==> v29: inputs <==
==> flow/design.v <==
module control_unit(
    input clk, rst,
    output reg a_sel, b_sel, PP1_CE, PP2_CE, add, PR_CE, PI_CE
);
    parameter S1 = 3'b001,
              S2 = 3'b010,
              S3 = 3'b011,
              S4 = 3'b100,
              S5 = 3'b101;
    reg [2:0] state, next;
    always @(posedge clk or posedge rst) begin
        if (rst)
            state <= S1;
        else
            state <= next;
    end
    always @(*) begin
        next = S1;
        PP1_CE = 0;
        PP2_CE = 0;
        add = 0;
        PR_CE = 0;
        PI_CE = 0;
        a_sel = 0;
        b_sel = 0;
        case (state) 
            S1: begin
					if(!rst)
                next = S2;
                PP1_CE = 1;
            end
            S2: begin
                next = S3;
                a_sel = 1;
                b_sel = 1;					 
                PP2_CE = 1;
            end
            S3: begin
                next = S4;
                b_sel = 1;
                PP1_CE = 1;					
                add = 1;
                PR_CE = 1;
            end
            S4: begin
                next = S5;
                a_sel = 1;
                PP2_CE = 1;
            end
            S5: begin
                next = S1;
                PI_CE = 1;
            end
        endcase
    end
endmodule
module datapath(
    input clk, rst,
    input a_sel, b_sel, PP1_CE, PP2_CE, add, PR_CE, PI_CE,
    input [11:0] ar, ai, br, bi,
    output reg [23:0] Pr, Pi
);
    wire [11:0] a_mux, b_mux;
    reg [23:0] PP1, PP2, PPs;
    wire [23:0] pro;
    assign a_mux = a_sel ? ai : ar;
    assign b_mux = b_sel ? bi : br;
    assign pro = a_mux * b_mux;  
    always @(posedge clk or posedge rst) begin
        if (rst) begin
            PP1 <= 0;
            PP2 <= 0;
        end else begin
            if (PP1_CE) 
                PP1 <= pro;
            if (PP2_CE) 
                PP2 <= pro;
        end
    end
    always @(*) begin
        if (!add)
            PPs = PP1 + PP2;
        else
            PPs = PP1 - PP2;
    end
    always @(posedge clk or posedge rst) begin
        if (rst) begin
            Pr <= 0;
            Pi <= 0;
        end else begin
            if (PR_CE) 
                Pr <= PPs;
            if (PI_CE) 
                Pi <= PPs;
        end
    end
endmodule
module top(
    input rst, clk,
    input [11:0] ar, ai, br, bi,
    output [23:0] Pi, Pr
);
    wire PP1_CE, PP2_CE, a_sel, b_sel, add, PI_CE, PR_CE;
    control_unit uut1(
        .clk(clk),
        .rst(rst),
        .a_sel(a_sel),
        .b_sel(b_sel),
        .PP1_CE(PP1_CE),
        .PP2_CE(PP2_CE),
        .add(add),
        .PR_CE(PR_CE),
        .PI_CE(PI_CE)
    );
    datapath uut2(
        .clk(clk),
        .rst(rst),
        .a_sel(a_sel),
        .b_sel(b_sel),
        .PP1_CE(PP1_CE),
        .PP2_CE(PP2_CE),
        .add(add),
        .PR_CE(PR_CE),
        .PI_CE(PI_CE),
        .ar(ar),
        .ai(ai),
        .br(br),
        .bi(bi),
        .Pr(Pr),
        .Pi(Pi)
    );
endmodule
==> flow/run.sh <==
#!/bin/bash
# the make line also repeats each setting of config.mk as NAME=value (left out here)
make -C /OpenROAD-flow-scripts/flow DESIGN_CONFIG=/design/flow/config.mk WORK_HOME=/design/flow/orfs CLKGATE_MAP_FILE= finish
==> flow/config.mk <==
export PLATFORM = sky130hd
export DESIGN_NAME = top
export DESIGN_NICKNAME = top
export VERILOG_FILES = /design/flow/design.v
export SDC_FILE = /design/flow/constraint.sdc
export NUM_CORES = 4
export LEC_CHECK = 0
export CAP_MARGIN = 20
export CORE_ASPECT_RATIO = 0.5
export CORE_MARGIN = 10
export CORE_UTILIZATION = 63
export CTS_CLUSTER_DIAMETER = 270
export CTS_CLUSTER_SIZE = 98
export HOLD_SLACK_MARGIN = -0.07
export SLEW_MARGIN = 20
export TNS_END_PERCENT = 15
==> flow/constraint.sdc <==
create_clock -name core_clock -period 7.0 [get_ports {clk}]
set_input_delay 1.4000 -clock core_clock [delete_from_list [all_inputs] [get_ports {clk}]]
set_output_delay 1.4000 -clock core_clock [all_outputs]
set_load 0.01 [all_outputs]
==> v4: changes against v29 <==
==> flow/config.mk (replaced) <==
export PLATFORM = sky130hd
export DESIGN_NAME = top
export DESIGN_NICKNAME = top
export VERILOG_FILES = /design/flow/design.v
export SDC_FILE = /design/flow/constraint.sdc
export NUM_CORES = 4
export LEC_CHECK = 0
export ABC_AREA = 0
export CAP_MARGIN = 20
export CORE_MARGIN = 2
export CORE_UTILIZATION = 64
export CTS_CLUSTER_SIZE = 96
export PLACE_DENSITY = 0.43
export SLEW_MARGIN = 20
==> flow/constraint.sdc (replaced) <==
create_clock -name core_clock -period 4.06 [get_ports {clk}]
set_input_delay 0.8120 -clock core_clock [delete_from_list [all_inputs] [get_ports {clk}]]
set_output_delay 0.8120 -clock core_clock [all_outputs]
set_load 0.01 [all_outputs]
==> v11: changes against v29 <==
==> flow/config.mk (replaced) <==
export PLATFORM = sky130hd
export DESIGN_NAME = top
export DESIGN_NICKNAME = top
export VERILOG_FILES = /design/flow/design.v
export SDC_FILE = /design/flow/constraint.sdc
export NUM_CORES = 4
export LEC_CHECK = 0
export ABC_AREA = 1
export CAP_MARGIN = 20
export CORE_MARGIN = 2
export CORE_UTILIZATION = 72
export CTS_CLUSTER_DIAMETER = 390
export CTS_CLUSTER_SIZE = 96
export SETUP_SLACK_MARGIN = -0.38
export SLEW_MARGIN = 20
==> flow/constraint.sdc (replaced) <==
create_clock -name core_clock -period 3.86 [get_ports {clk}]
set_input_delay 0.7720 -clock core_clock [delete_from_list [all_inputs] [get_ports {clk}]]
set_output_delay 0.7720 -clock core_clock [all_outputs]
set_load 0.01 [all_outputs]
==> summary of the runs <==
v29 produced a clean layout. v11 ended with an error in global routing (5_1_grt) (GRT-0116). v4 finished but fails on setup timing.
Against v29, the register-to-register slack of v4 is worse by 2.3 ns.
Sequential cell count is the same in v29 and v4.
In v4 the sequential share of layout area is lower than in v29, by 2.4 points.
Between v4 and v29, the lower hold slack is in v4 (gap 0.021 ns).
Between v4 and v29, the lower non-clock buffer count is in v29 (gap 114).
In v4 the die size is larger than in v11, by about 5.4%.
